v45:
==> flow/design.v <==
`timescale 1ns / 1ps
module accelerator (
    input  wire clk,
    input  wire rst_n,
    input  wire in_valid,
    input  wire [31:0] in_data,
    output wire in_ready,
    output wire out_valid,
    output wire [31:0] out_data,
    input  wire out_ready
);
parameter MAX_SHAPES = 8;
parameter MAX_REGION_W = 64;
parameter MAX_REGION_H = 64;
parameter MAX_SHAPE_CELLS = 16;
function integer clog2;
    input integer value;
    integer v;
    begin
        v = value - 1;
        for (clog2 = 0; v > 0; clog2 = clog2 + 1)
            v = v >> 1;
    end
endfunction
localparam integer SHAPE_IDX_W = clog2(MAX_SHAPES + 1);
localparam ST_IDLE        = 3'd0;
localparam ST_LOAD_SHAPES = 3'd1;
localparam ST_LOAD_REGION = 3'd2;
localparam ST_OUTPUT      = 3'd3;
reg [2:0] state;
reg [15:0] num_shapes;
reg [15:0] num_regions;
reg [15:0] regions_seen;
reg [31:0] regions_that_fit;
reg [7:0] shape_num_cells [0:MAX_SHAPES-1];
reg [SHAPE_IDX_W-1:0] shape_idx;
reg [1:0] shape_substate;  
reg [7:0] cells_remaining;
reg [15:0] region_w;
reg [15:0] region_h;
reg [7:0] region_q [0:MAX_SHAPES-1];
reg [1:0] region_substate;  
integer i;
wire accept = in_valid && in_ready;
wire shape_loading_done = (shape_idx >= num_shapes);
wire region_loading_done = (regions_seen >= num_regions);
assign in_ready =
    (state == ST_IDLE)        ? 1'b1 :
    (state == ST_LOAD_SHAPES) ? !shape_loading_done :
    (state == ST_LOAD_REGION) ? !region_loading_done :
    1'b0;  
assign out_valid = (state == ST_OUTPUT);
assign out_data  = regions_that_fit;
always @(posedge clk) begin
    if (!rst_n) begin
        state <= ST_IDLE;
        num_shapes <= 16'd0;
        num_regions <= 16'd0;
        regions_seen <= 16'd0;
        regions_that_fit <= 32'd0;
        shape_idx <= {SHAPE_IDX_W{1'b0}};
        shape_substate <= 2'd0;
        cells_remaining <= 8'd0;
        region_substate <= 2'd0;
        region_w <= 16'd0;
        region_h <= 16'd0;
        for (i = 0; i < MAX_SHAPES; i = i + 1) begin
            shape_num_cells[i] <= 8'd0;
            region_q[i] <= 8'd0;
        end
    end else begin
        case (state)
            ST_IDLE: begin
                if (accept) begin
                    num_shapes <= (in_data[15:0] > MAX_SHAPES) ? MAX_SHAPES : in_data[15:0];
                    num_regions <= in_data[31:16];
                    regions_seen <= 16'd0;
                    regions_that_fit <= 32'd0;
                    shape_idx <= {SHAPE_IDX_W{1'b0}};
                    shape_substate <= 2'd0;
                    cells_remaining <= 8'd0;
                    region_substate <= 2'd0;
                    state <= ST_LOAD_SHAPES;
                end
            end
            ST_LOAD_SHAPES: begin
                if (shape_idx >= num_shapes) begin
                    region_substate <= 2'd0;
                    state <= ST_LOAD_REGION;
                end else if (accept) begin
                    case (shape_substate)
                        2'd0: begin
                            shape_num_cells[shape_idx] <= in_data[23:16];
                            cells_remaining <= in_data[23:16];
                            if (in_data[23:16] == 0) begin
                                shape_idx <= shape_idx + 1'b1;
                                shape_substate <= 2'd0;
                            end else begin
                                shape_substate <= 2'd1;
                            end
                        end
                        2'd1: begin
                            if (cells_remaining <= 8'd4) begin
                                cells_remaining <= 8'd0;
                                shape_idx <= shape_idx + 1'b1;
                                shape_substate <= 2'd0;
                            end else begin
                                cells_remaining <= cells_remaining - 8'd4;
                                shape_substate <= 2'd1;
                            end
                        end
                        default: shape_substate <= 2'd0;
                    endcase
                end
            end
            ST_LOAD_REGION: begin
                if (regions_seen >= num_regions) begin
                    state <= ST_OUTPUT;
                end else if (accept) begin
                    case (region_substate)
                        2'd0: begin
                            region_w <= in_data[15:0];
                            region_h <= in_data[31:16];
                            for (i = 0; i < MAX_SHAPES; i = i + 1) begin
                                region_q[i] <= 8'd0;
                            end
                            region_substate <= 2'd1;
                        end
                        2'd1: begin
                            region_q[0] <= in_data[7:0];
                            if (MAX_SHAPES > 1) region_q[1] <= in_data[15:8];
                            if (MAX_SHAPES > 2) region_q[2] <= in_data[23:16];
                            if (MAX_SHAPES > 3) region_q[3] <= in_data[31:24];
                            region_substate <= 2'd2;
                        end
                        2'd2: begin
                            if (MAX_SHAPES > 4) region_q[4] <= in_data[7:0];
                            if (MAX_SHAPES > 5) region_q[5] <= in_data[15:8];
                            if (MAX_SHAPES > 6) region_q[6] <= in_data[23:16];
                            if (MAX_SHAPES > 7) region_q[7] <= in_data[31:24];
                            begin : area_calc_block
                                reg [31:0] ra;
                                reg [31:0] ta;
                                integer k;
                                ra = region_w * region_h;
                                ta = 32'd0;
                                for (k = 0; (k < MAX_SHAPES) && (k < 4); k = k + 1) begin
                                    ta = ta + (shape_num_cells[k] * region_q[k]);
                                end
                                if (MAX_SHAPES > 4) ta = ta + (shape_num_cells[4] * in_data[7:0]);
                                if (MAX_SHAPES > 5) ta = ta + (shape_num_cells[5] * in_data[15:8]);
                                if (MAX_SHAPES > 6) ta = ta + (shape_num_cells[6] * in_data[23:16]);
                                if (MAX_SHAPES > 7) ta = ta + (shape_num_cells[7] * in_data[31:24]);
                                if (ta <= ra) begin
                                    regions_that_fit <= regions_that_fit + 1'b1;
                                end
                            end
                            regions_seen <= regions_seen + 1'b1;
                            region_substate <= 2'd0;
                        end
                        default: region_substate <= 2'd0;
                    endcase
                end
            end
            ST_OUTPUT: begin
                if (out_valid && out_ready) begin
                    state <= ST_IDLE;
                end
            end
            default: state <= ST_IDLE;
        endcase
    end
end
endmodule
`timescale 1ns / 1ps
module day12_top #(
    parameter MAX_REGION_W = 64,
    parameter MAX_REGION_H = 64
) (
    input  wire clk,
    input  wire rst_n,
    input  wire in_valid,
    input  wire [31:0] in_data,
    output wire in_ready,
    output wire out_valid,
    output wire [31:0] out_data,
    input  wire out_ready
);
accelerator #(
    .MAX_REGION_W(MAX_REGION_W),
    .MAX_REGION_H(MAX_REGION_H)
) accel (
    .clk(clk),
    .rst_n(rst_n),
    .in_valid(in_valid),
    .in_data(in_data),
    .in_ready(in_ready),
    .out_valid(out_valid),
    .out_data(out_data),
    .out_ready(out_ready)
);
endmodule
clock: 5.1 ns
lec_check: 0
abc_area: 0
cap_margin: 20
core_aspect_ratio: 0.69
core_margin: 2
core_utilization: 66
cts_cluster_diameter: 91
gpl_routability_driven: 1
max_routing_layer: met4
setup_slack_margin: 0.65
slew_margin: 20
run.sh (not shown) runs the stock make flow with config.mk's settings and CLKGATE_MAP_FILE=.
No crash in v45: every stage finished, but the layout fails its final checks due to negative setup slack.
Setup changes, v45 to v2
- CORE_UTILIZATION: 66 -> 40
- ABC_AREA: 0 -> unset
- SETUP_SLACK_MARGIN: 0.65 -> unset
- GPL_ROUTABILITY_DRIVEN: 1 -> unset
- CORE_ASPECT_RATIO: 0.69 -> unset
- MAX_ROUTING_LAYER: met4 -> unset
- CTS_CLUSTER_DIAMETER: 91 -> unset
- the clock period (ns, I/O delays scaled along): 5.1 -> 14.5
Findings:
[flow] v45 | stages: complete | final checks: fail | reason: negative setup slack. Per the final summary, v2 finished and its layout is clean on timing, DRC and antenna. Overall power after layout: v45 and v2 compared, lower one is v2. Cell area, v2 vs v45: down by a little under 10%. Summary of v2 over v45: number of gates on the worst path with buffers counted fell 4; register-to-register slack rose 8.89 ns. Changes observed in v2 relative to v45: first-pass GRT wire length lost 8.9%; clock network fraction of total power saw an increase. v45 has lower vertical extent of the die than v2. Summary of v2 over v45: count of buffers added by post-CTS timing repair for setup shrank by 26; sequential group power fell about 64%.
Input-level comparison between v46 and v2:
- an added PLACE_DENSITY of 0.79
- an added CTS_CLUSTER_SIZE of 87
- a change of CORE_UTILIZATION from 40 to 72
- an added HOLD_SLACK_MARGIN of -0.06
- a change of SLEW_MARGIN from 20 to 30
- a change of the clock period (ns, I/O delays scaled along) from 14.5 to 8.99
[summary]
No crash in v46: every stage finished, but the layout fails its final checks due to negative setup slack.
Number of clock sinks: v2 vs v46 identical
Sequential share of layout area ended up 0.62 points lower on v46 than on v2.
On clock-pin transition on the worst setup and hold timing paths, v46 and v2 are neck and neck.
Compare v46 and v2 | met2 routing resource usage after global routing higher: v46
Delta (v46 minus v2): overall routed net length climbed 4800 µm, layout overhead on the synthesized area climbed 5.9 points, overall routing resource usage climbed 18 points.
Inputs modified between v46 and v36:
- clearing PLACE_DENSITY, which used to be 0.79
- swapping 30 for 20 in SLEW_MARGIN
- clearing CTS_CLUSTER_SIZE, which used to be 87
- clearing HOLD_SLACK_MARGIN, which used to be -0.06
- swapping 72 for 31 in CORE_UTILIZATION
- swapping 8.99 for 17.0 in the clock period (ns, I/O delays scaled along)
v36 reached the final stage; the timing, DRC and antenna checks on its layout passed. Ran to the end and failed final checks on negative setup slack: v46. Cell count (higher): v36. Between v36 and v46, it is v36 whose number of cells on the worst reg-to-reg path is lower, by about 7%. On v36: global-route wire length before repair is 6800 µm lower than what v46 gave. Master of the slowest instance on the critical path = fa_1: v46; master of the slowest instance on the critical path = o41ai_1: v36. Max fraction of power consumed by sequential logic across v36 and v46: v36. v36: area growth from synthesis to layout 7.6 points below v46. The lower combinational share of cell area came out of v46.
Power is estimated from default activity; no workload was simulated.
